==> run X <==
==> flow/design.v <==
module converter_ascii_number (
	input [7:0] ascii_in,
	output[7:0] number_out);
	assign number_out = ascii_in;
endmodule
module operator_converter (
	input [7:0] in,
	output [7:0] out
);
localparam ADD = 0,
			SUB = 1,
			MULT = 2,
			DIV = 3;
assign out = (in == 8'd20) ? ADD : (in == 8'd21) ? SUB : (in == 8'd22) ? MULT : DIV;
endmodule
module convert_to_number
(
	input [7:0] num0,
	input [7:0] num1,
	input [7:0] num2,
	input [1:0] mode,
	output reg [7:0] out
);
always @(*) begin
	if (mode == 2'd0) begin
		out = num0;
	end
	else if (mode == 2'd1) begin
		out = num0*10 + num1;
	end
	else begin
		out = num0*100 + num1*10 + num2;
	end
end
endmodule
module divider (
	input clk,
	output rfd,
	input [7:0] dividend,
	input [7:0] divisor,
	output [7:0] quotient,
	output [7:0] fractional
);
	assign rfd = 1'b1;
	assign quotient = (divisor == 8'd0) ? 8'hFF : dividend / divisor;
	assign fractional = (divisor == 8'd0) ? dividend : dividend % divisor;
endmodule
module stack #(parameter size = 100)(
	input rst,
	input clk,
	input [7:0] data_in,
	input push_en,
	input pop_en,
	output [7:0] data_out,
	output is_empty	
);
	reg [7: 0] mem[size-1:0];
	reg[7:0] sp;
	always @(posedge clk) begin : proc_push
		if (rst)
			sp <= 0;
		else begin
			if (push_en) begin
				mem[sp] <= data_in;
				sp <= sp + 1;
			end
			if (pop_en) begin
					sp <= sp - 1'd1;
			end
		end
	end
	assign is_empty = (sp == 0);
	assign data_out = is_empty ? 8'd0 : mem[sp-1];
endmodule
module datapath (
	input clk,
	input rst,
	input num0_en,
	input num1_en,
	input num2_en,
	input index_cnt,
	input sel,
	input [1:0] mode,
	input operand_push,
	input operand_pop,
	input operator_push,
	input operator_pop,
	input num_clr,
	input result_en,
	input op1_en,
	input op2_en,
	input operator_en,
	output is_operand,
	output is_operator,
	output is_lt,
	output is_empty,
	output is_hash,
	output [7:0] data_out,
	output [7:0] rm,
	output rfd,
	output is_div,
	output op_is_empty,
	input [7:0] rom_data_in,
	output [6:0] rom_addr
);
localparam ADD = 0,
			SUB = 1,
			MULT = 2,
			DIV = 3;
wire [7:0] rom_data;
wire [7:0] converted_operator;
wire [7:0] converted_asci;
wire [7:0] convereted_decimal;
wire [7:0] top_operator;
wire [7:0] top_operand;
wire [7:0] operand_data_in;
wire [7:0] operator_data_in;
wire [7:0] divider_out, fractional;
wire operand_empty;
reg [7:0] num0, num1, num2;
reg [6:0] rom_index;
reg [7:0] result;
reg [7:0] op1, op2;
reg [7:0] operator;
assign rm = op2;
assign op_is_empty = is_empty;
assign rom_data = rom_data_in;
assign rom_addr = rom_index;
converter_ascii_number ascii_converter(rom_data, converted_asci);
convert_to_number decimal_converter(num0, num1, num2, mode, convereted_decimal);
operator_converter operator_converter(rom_data, converted_operator);
stack operands(.rst(rst), .clk(clk), .data_in(operand_data_in), .push_en(operand_push), .pop_en(operand_pop), .data_out(top_operand), .is_empty(operand_empty));
stack operators(.rst(rst), .clk(clk), .data_in(converted_operator), .push_en(operator_push), .pop_en(operator_pop), .data_out(top_operator), .is_empty(is_empty));
divider divider (
	.clk(clk),  
	.rfd(rfd),  
	.dividend(op1),  
	.divisor(op2),  
	.quotient(divider_out),  
	.fractional(fractional)
);  
assign is_div = top_operator == DIV;
assign data_out = top_operand;
assign operand_data_in = sel ? result : convereted_decimal;
assign is_operand = (rom_data >= 0 && rom_data < 10) ? 1 : 0;
assign is_operator = (rom_data >= 20 && rom_data <= 30) ? 1 : 0;
assign is_hash = rom_data == 8'd10;
assign is_lt = is_empty? 0: (converted_operator==ADD && (top_operator==SUB || top_operator==MULT || top_operator==DIV))
 		|| (converted_operator==SUB && (top_operator==MULT || top_operator==DIV)) 
		|| (converted_operator==DIV && (top_operator==MULT || top_operator==DIV));
always @(posedge clk) begin
	if (rst || num_clr) begin
		num0 <= 0;
		num1 <= 0;
		num2 <= 0;
	end
	else if (num0_en)
		num0 <= rom_data;
	else if (num1_en)
		num1 <= rom_data;
	else if (num2_en)
		num2 <= rom_data;
end
always @(posedge clk) begin
	if (rst) begin
		op1 <= 0;
		op2 <= 0;
	end
	else if (op1_en)
		op1 <= top_operand;
	else if (op2_en)
		op2 <= top_operand; 
end
always @(posedge clk) begin
	if (rst)
		operator <= 0;
	else if (operator_en)
		operator <= top_operator;
end
always @(posedge clk) begin
	if (rst)
		rom_index <= 0;
	else if (index_cnt)
		rom_index <= rom_index + 1;
end
always @(*) begin
	result = 0;
	begin
		if (operator == ADD) result = op1 + op2;
		else if (operator == SUB) result = op1 - op2;
		else if (operator == MULT) result = op1 * op2;
		else if (operator == DIV) result = divider_out;
	end
end
endmodule
module controller(
	input clk,
	input rst,
	input start,
	input is_operand,
	input is_operator,
	input is_lt,
	input is_empty,
	input is_hash,
	input is_div,
	input op_is_empty,
	output reg num0_en,
	output reg num1_en,
	output reg num2_en,
	output reg index_cnt,
	output reg sel,
	output reg operand_push,
	output reg operator_push,
	output reg operand_pop,
	output reg operator_pop,
	output reg num_clr,
	output reg result_en,
	output reg op1_en,
	output reg op2_en,
	output reg operator_en,
	output [1:0] mode,
	output reg done,
	output reg [4:0] ps
);
reg [4:0] ns, div_count;
reg [1:0] count;
assign mode = count-1;
always @(*) begin
	ns = 5'd0;
	case (ps)
		5'd0: if(start) ns = 1;
			else ns = 0;
		5'd1: if(is_operand) ns = 2;
			  else if(is_hash) ns = 9;
		5'd3: if(is_operator && is_lt==0) ns = 8;
				else if(is_operator && is_lt) ns = 17;
				else if (is_operand) ns=2;
			  else if(is_hash) ns = 9;
		5'd8: ns = 1;
		5'd10: if(op_is_empty) ns = 16;
				else ns = 11;
		5'd14: if(is_div &&  div_count<15 ) ns = 5'd14;
				else ns = 5'd15;
		5'd15: if(op_is_empty) ns = 16;
				else ns = 10;
		5'd16: ns = 16;
		5'd22: if(div_count<15 && is_div) ns = 5'd22;
				else ns = 5'd23;
		5'd24: ns = 1;
		default: ns = ps + 1;
	endcase
end
always @(posedge clk) begin
	if (rst) begin
		ps <= 5'd0;
		div_count <= 0;
	end
	else begin
		ps <= ns;
		if (ps==10)
			div_count <= 0;
		if (is_div && ps>10)
			div_count <= div_count + 1;
		if (ps==2)
			count <= count + 1;
		if (ps==1) begin
			count <= 0;
		end
	end
end
always @(*) begin
	num0_en = 0;
	num1_en = 0;
	num2_en = 0;
	index_cnt = 0;
	sel = 0;
	operand_push = 0;
	operator_push = 0;
	operand_pop = 0;
	operator_pop = 0;
	num_clr = 0;
	result_en = 0;
	op1_en = 0;
	op2_en = 0;
	operator_en = 0;
	done = 0;
	case (ps)
		5'd1:begin
			num_clr = 1;
		end
		5'd2: begin
			if (count==0)
				num0_en = 1;
			else if(count==1)
				num1_en = 1;
			else if (count==2)
				num2_en = 1;
			index_cnt = 1;
		end
		5'd8: begin
			operand_push = 1;
			operator_push = 1;
			index_cnt = 1;
		end
		5'd9: begin
			operand_push = 1;
		end
		5'd10: begin
			op2_en = 1;
			operator_en = 1;
		end
		5'd11: begin
			operand_pop = 1;
		end
		5'd12: begin
			op1_en = 1;
		end
		5'd13: begin
			operand_pop = 1;
		end
		5'd15: begin
			result_en = 1;
			operator_pop = 1;
			sel = 1;
			operand_push = 1;
		end
		5'd16: begin
			done = 1;
		end
		5'd17: begin
			operand_push = 1;
		end
		5'd18: begin
			op2_en = 1;
			operator_en = 1;
		end
		5'd19: begin
			operand_pop = 1;
		end
		5'd20: begin
			op1_en = 1;
		end
		5'd21: begin
			operand_pop = 1;
		end
		5'd23: begin
			operator_pop = 1;
			result_en = 1;
		end
		5'd24: begin
			sel = 1;
			operand_push = 1;
			operator_push = 1;
			index_cnt = 1;
		end
		default:
			sel = 0;
	endcase
end
endmodule
module calculator
(	
	input clk, 
	input rst,
	input start,
	input [7:0] rom_data,
	output [6:0] rom_addr,
	output done,
	output [7:0] result
);
wire is_operand, is_operator, is_lt, is_empty, is_hash,
	num0_en, num1_en, num2_en, index_cnt, sel, operand_push, operator_push,
	operand_pop, operator_pop, num_clr, result_en, op1_en, op2_en, operator_en, rfd, is_div, op_is_empty;
wire [1:0] mode;
wire [7:0] data_out, inx;
wire [4:0] ps;
controller ctrl(clk, rst, start, is_operand, is_operator, is_lt, is_empty, is_hash, is_div, op_is_empty,
				num0_en, num1_en, num2_en, index_cnt, sel, operand_push, operator_push,
				operand_pop, operator_pop, num_clr, result_en, op1_en, op2_en,
				operator_en, mode, done, ps);
datapath dp(clk, rst, num0_en, num1_en, num2_en, index_cnt, sel, mode, operand_push,
			operand_pop, operator_push, operator_pop, num_clr, result_en, op1_en,
			op2_en, operator_en, is_operand, is_operator, is_lt, is_empty, is_hash, data_out, inx, rfd, is_div, op_is_empty,
			rom_data, rom_addr);
assign result = data_out;
endmodule
==> flow/run.sh <==
#!/bin/bash
# the make line also repeats each setting of config.mk as NAME=value (left out here)
make -C /OpenROAD-flow-scripts/flow DESIGN_CONFIG=/design/flow/config.mk WORK_HOME=/design/flow/orfs CLKGATE_MAP_FILE= finish
==> flow/config.mk <==
export PLATFORM = sky130hd
export DESIGN_NAME = calculator
export DESIGN_NICKNAME = calculator
export VERILOG_FILES = /design/flow/design.v
export SDC_FILE = /design/flow/constraint.sdc
export NUM_CORES = 4
export LEC_CHECK = 0
export CAP_MARGIN = 5
export CELL_PAD_IN_SITES_GLOBAL_PLACEMENT = 0
export CORE_MARGIN = 2
export CORE_UTILIZATION = 70
export CTS_CLUSTER_SIZE = 45
export PLACE_DENSITY_LB_ADDON = 0.0
export SETUP_SLACK_MARGIN = 2.41
export SLEW_MARGIN = 20
==> flow/constraint.sdc <==
create_clock -name core_clock -period 8.44 [get_ports {clk}]
set_input_delay 1.6880 -clock core_clock [delete_from_list [all_inputs] [get_ports {clk}]]
set_output_delay 1.6880 -clock core_clock [all_outputs]
set_load 0.01 [all_outputs]
==> run D: changes against run X <==
==> flow/config.mk (replaced) <==
export PLATFORM = sky130hd
export DESIGN_NAME = calculator
export DESIGN_NICKNAME = calculator
export VERILOG_FILES = /design/flow/design.v
export SDC_FILE = /design/flow/constraint.sdc
export NUM_CORES = 4
export LEC_CHECK = 0
export ABC_AREA = 1
export CAP_MARGIN = 20
export CORE_MARGIN = 2
export CORE_UTILIZATION = 72
export CTS_CLUSTER_DIAMETER = 197
export PLACE_DENSITY = 0.41
export SETUP_SLACK_MARGIN = 2.74
export SLEW_MARGIN = 20
==> flow/constraint.sdc (replaced) <==
create_clock -name core_clock -period 9.52 [get_ports {clk}]
set_input_delay 1.9040 -clock core_clock [delete_from_list [all_inputs] [get_ports {clk}]]
set_output_delay 1.9040 -clock core_clock [all_outputs]
set_load 0.01 [all_outputs]
==> run A: changes against run X <==
==> flow/config.mk (replaced) <==
export PLATFORM = sky130hd
export DESIGN_NAME = calculator
export DESIGN_NICKNAME = calculator
export VERILOG_FILES = /design/flow/design.v
export SDC_FILE = /design/flow/constraint.sdc
export NUM_CORES = 4
export LEC_CHECK = 0
export CAP_MARGIN = 20
export CORE_MARGIN = 2
export CORE_UTILIZATION = 69
export CTS_CLUSTER_SIZE = 46
export PLACE_DENSITY_LB_ADDON = 0.02
export SETUP_SLACK_MARGIN = 2.44
export SLEW_MARGIN = 20
==> flow/constraint.sdc (replaced) <==
create_clock -name core_clock -period 9.97 [get_ports {clk}]
set_input_delay 1.9940 -clock core_clock [delete_from_list [all_inputs] [get_ports {clk}]]
set_output_delay 1.9940 -clock core_clock [all_outputs]
set_load 0.01 [all_outputs]
==> run Z: changes against run X <==
==> flow/config.mk (replaced) <==
export PLATFORM = sky130hd
export DESIGN_NAME = calculator
export DESIGN_NICKNAME = calculator
export VERILOG_FILES = /design/flow/design.v
export SDC_FILE = /design/flow/constraint.sdc
export NUM_CORES = 4
export LEC_CHECK = 0
export ABC_AREA = 1
export CAP_MARGIN = 10
export CELL_PAD_IN_SITES_DETAIL_PLACEMENT = 0
export CORE_MARGIN = 2
export CORE_UTILIZATION = 40
export CTS_CLUSTER_SIZE = 100
export GPL_ROUTABILITY_DRIVEN = 0
export GPL_TIMING_DRIVEN = 0
export SLEW_MARGIN = 35
==> flow/constraint.sdc (replaced) <==
create_clock -name core_clock -period 11.7 [get_ports {clk}]
set_input_delay 2.3400 -clock core_clock [delete_from_list [all_inputs] [get_ports {clk}]]
set_output_delay 2.3400 -clock core_clock [all_outputs]
set_load 0.01 [all_outputs]
==> summary of the runs <==
- Run D completed without violations. Run Z finished clean. Run A completed, yet does not pass: max-capacitance violations, max-slew violations, negative setup slack. Run X ran to the end with violations: negative setup slack.
- Clock skew: run D is lower than run X (0.057 ns).
- In synthesized cell count, run X and run A do not differ.
- Sequential share of layout area: run Z < run D < run X < run A.
- Against run D, the hold slack of run A is higher by 0.026 ns.
- Clock-buffer cell count is the same in run Z and run A.
- Core utilization: run X > run D > run A > run Z.
- Sequential cell count is the same in run A and run D.
- Against run A, the cell count of run D is higher by 42%.
- Of run Z and run X, run Z has the higher non-clock buffer count (gap 38).
